==> flow/design.v (excerpt) <==
module apb_uart #(
    parameter SYSTEM_FREQUENCY = 50_000_000,
    parameter SAMPLING_RATE = 16
)(
    input pclk,  
    input preset_n,  
    input psel,
    input penable,
    input pwrite,
    input[11:0] paddr,
    input[3:0] pstrb,
    input[31:0] pwdata,
    output pready,
    output pslverr,
    output[31:0] prdata,
    output irq,
    output logic baud_o,
    output logic tick_rx, 
    input cts_n,
    input rx,
    output tx,
    output rts_n
);
    localparam logic [11:0] ADDR_TDR = 12'h000;
    localparam logic [11:0] ADDR_RDR = 12'h004;
    localparam logic [11:0] ADDR_LCR = 12'h008;
    localparam logic [11:0] ADDR_OCR = 12'h00C;
    localparam logic [11:0] ADDR_LSR = 12'h010;
    localparam logic [11:0] ADDR_FCR = 12'h014;
    localparam logic [11:0] ADDR_IER = 12'h018;
    localparam logic [11:0] ADDR_IIR = 12'h01C;
    localparam logic [11:0] ADDR_HCR = 12'h020;
    logic [31:0] tdr;
    logic [31:0] rdr;
    logic [31:0] lcr;
    logic [31:0] ocr;
    logic [31:0] lsr;
    logic [31:0] fcr;
    logic [31:0] ier;
    logic [31:0] iir;
    logic [31:0] hcr;
    logic [31:0] pwdata_d;
    logic psel_d;
    logic penable_d;
    logic pwrite_d;
    logic [11:0] paddr_d;
    logic [3:0] pstrb_d;
  ...
export LEC_CHECK = 0
export ABC_AREA = 1
export CAP_MARGIN = 20
export CELL_PAD_IN_SITES_DETAIL_PLACEMENT = 1
export CELL_PAD_IN_SITES_GLOBAL_PLACEMENT = 1
export CORE_MARGIN = 7
export CORE_UTILIZATION = 64
export CTS_CLUSTER_SIZE = 18
export GPL_ROUTABILITY_DRIVEN = 0
export MIN_ROUTING_LAYER = met2
export SETUP_SLACK_MARGIN = 5.0
export SLEW_MARGIN = 0
create_clock -name core_clock -period 20.0 [get_ports {pclk}]
run.sh (not shown) runs the stock make flow with config.mk's settings and CLKGATE_MAP_FILE=.
The baseline stopped in clock tree synthesis (4_1_cts) (DPL-0033).
Edit:
- CAP_MARGIN: 20 -> 5
- CELL_PAD_IN_SITES_DETAIL_PLACEMENT: 1 -> not set
- CELL_PAD_IN_SITES_GLOBAL_PLACEMENT: 1 -> not set
- CORE_ASPECT_RATIO: not set -> 1.67
- CORE_MARGIN: 7 -> 2
- CORE_UTILIZATION: 64 -> 28
- CTS_CLUSTER_SIZE: 18 -> not set
- GPL_ROUTABILITY_DRIVEN: 0 -> not set
- MIN_ROUTING_LAYER: met2 -> not set
- SLEW_MARGIN: 0 -> 20
- Now the flow finished with timing, DRC and antenna clean
- synthesized area stays the same
- die size went up by 110%
- synthesized cell count is unchanged
Edit:
- CORE_ASPECT_RATIO: 1.67 -> 0.8
- CORE_UTILIZATION: 28 -> 60
- SETUP_SLACK_MARGIN: 5.0 -> 3.31
After rerunning: The new run produced a clean layout. Design area falls by 2.0%. Global-route usage rises by 15 points. Setup slack got worse by 870 ps. Via count rises by 3.1%. Combinational power falls by 3.2%. Core utilization rises by 36 points. Maximum frequency falls by 12%.
Edit:
- CELL_PAD_IN_SITES_DETAIL_PLACEMENT: not set -> 2
- CELL_PAD_IN_SITES_GLOBAL_PLACEMENT: not set -> 1
- CORE_ASPECT_RATIO: 0.8 -> 1.74
- CORE_UTILIZATION: 60 -> 67
- CTS_CLUSTER_DIAMETER: not set -> 24
- CTS_CLUSTER_SIZE: not set -> 10
- GPL_TIMING_DRIVEN: not set -> 1
- MIN_ROUTING_LAYER: not set -> met2
- PLACE_DENSITY_LB_ADDON: not set -> 0.16
- SETUP_SLACK_MARGIN: 3.31 -> 5.0
The new run aborted during global placement without I/O (3_1_place_gp_skip_io), error FLW-0024.
Die area came out lower by 10%.
Synthesized cell count is unchanged.
Synthesized area is unchanged.
Edit:
- CORE_UTILIZATION: 67 -> 53
- CTS_CLUSTER_DIAMETER: 24 -> not set
- PLACE_DENSITY_LB_ADDON: 0.16 -> not set
What happened: Now the flow did not get past detailed placement (3_5_place_dp). Area after synthesis stays the same. Die size went up by 26%. Synthesized cell count does not change.

--- another note on this design; it stands on its own ---

== v3 ==
## apb_uart
module apb_uart #(
    parameter SYSTEM_FREQUENCY = 50_000_000,
    parameter SAMPLING_RATE = 16
)(
    input pclk,  
    input preset_n,  
    input psel,
    input penable,
    input pwrite,
    input[11:0] paddr,
    input[3:0] pstrb,
    input[31:0] pwdata,
    output pready,
    output pslverr,
    output[31:0] prdata,
    output irq,
    output logic baud_o,
    output logic tick_rx, 
    input cts_n,
    input rx,
    output tx,
    output rts_n
);
==> flow/config.mk <==
export PLATFORM = sky130hd
export DESIGN_NAME = apb_uart
export DESIGN_NICKNAME = apb_uart
export VERILOG_FILES = /design/flow/design.v
export SDC_FILE = /design/flow/constraint.sdc
export NUM_CORES = 4
export LEC_CHECK = 0
export CAP_MARGIN = 20
export CORE_ASPECT_RATIO = 0.72
export CORE_MARGIN = 2
export CORE_UTILIZATION = 72
export CTS_CLUSTER_SIZE = 50
export HOLD_SLACK_MARGIN = 0.3
export PLACE_DENSITY_LB_ADDON = 0.01
export SETUP_SLACK_MARGIN = 0.96
export SLEW_MARGIN = 20
==> flow/constraint.sdc <==
create_clock -name core_clock -period 3.37 [get_ports {pclk}]
set_input_delay 0.6740 -clock core_clock [delete_from_list [all_inputs] [get_ports {pclk}]]
set_output_delay 0.6740 -clock core_clock [all_outputs]
set_load 0.01 [all_outputs]
run.sh (not shown) runs the stock make flow with config.mk's settings and CLKGATE_MAP_FILE=.
v3 | stages: all done | timing, DRC, antenna: all pass
Changes in v11 relative to v3:
Settings: clearing CTS_CLUSTER_SIZE, which used to be 50; clearing HOLD_SLACK_MARGIN, which used to be 0.3; swapping 0.96 for 0.98 in SETUP_SLACK_MARGIN; putting CTS_CLUSTER_DIAMETER at 354 where nothing was set; swapping 0.72 for 1.81 in CORE_ASPECT_RATIO.
### Flow results
- Summary: with v3 as the reference, die span in x in v11 moved down by more than a quarter.
- The clock skew of v11 and that of v3 are within noise of each other.
- Est. power | v11 vs v3 | v11 lower
- Relative to v3, worst slack on hold paths decreased by 0.18 ns in v11.
- Clock tree buffer count of the final layout was higher in the run labelled v3.
- The number of hold buffers added after CTS number comes out higher for v3 vs v11.
- [compare] base=v3 new=v11: sequential share of layout area increased 0.37 points; met1 wire length now sits lower; reported clock group power shrank by about 7%; portion of the post-synthesis area used by sequential elements shows no meaningful change.
--- input diff v11..v38 ---
Settings: PLACE_DENSITY_LB_ADDON now 0.0, was 0.01; CTS_CLUSTER_SIZE now 50, previously not set; SETUP_SLACK_MARGIN now 0.99, was 0.98; CORE_ASPECT_RATIO no longer set, was 1.81; CTS_CLUSTER_DIAMETER no longer set, was 354.
## What came out
- Number of nets in the layout: v38 vs v11 — no meaningful difference
- [compare] base=v11 new=v38: share of the clock period used by the worst path shrank by 14 points; total power went up; slack of the critical path moved up; first-pass GRT wire length now sits lower.
> inputs changed (v38 -> v55)
Settings: putting HOLD_SLACK_MARGIN at 0.25 where nothing was set; swapping 20 for 10 in CAP_MARGIN; putting CORE_ASPECT_RATIO at 0.72 where nothing was set.
Cmp v38 and v55 / post-route fraction of the period consumed by the critical path / higher: v55. Going from v38 to v55, count of antenna diodes in the layout decreased by 1 relative to the old numbers, power decreased by 0.00033 W relative to the old numbers, switching power total increased by 2.4% relative to the old numbers, worst hold slack increased by 0.082 ns relative to the old numbers, setup slack decreased by 0.052 ns relative to the old numbers. Going from v38 to v55, power density relative to cell area went down by 9.1 nW/um^2; design area neither gained nor lost much. From v38 to v55 the numbers moved as follows: critical path data required time essentially unchanged, post-route minimum period rose by 0.052 ns.
The inputs of v51 differ from those of v55 as listed below.
Settings: CORE_ASPECT_RATIO no longer set, was 0.72; HOLD_SLACK_MARGIN no longer set, was 0.25; SETUP_SLACK_MARGIN now 0.89, was 0.99; PLACE_DENSITY_LB_ADDON no longer set, was 0.0; CAP_MARGIN now 20, was 10.
==> results <==
From v55 to v51 the numbers moved as follows: core utilization before placement now sits at about the same level, worst setup slack saw a decrease.
v51 does better than v55 on final-layout worst hold slack.
Lower register-to-register slack was reported by v51, not v55.
Power figures rest on the tool's default switching activity, not on a simulated workload.
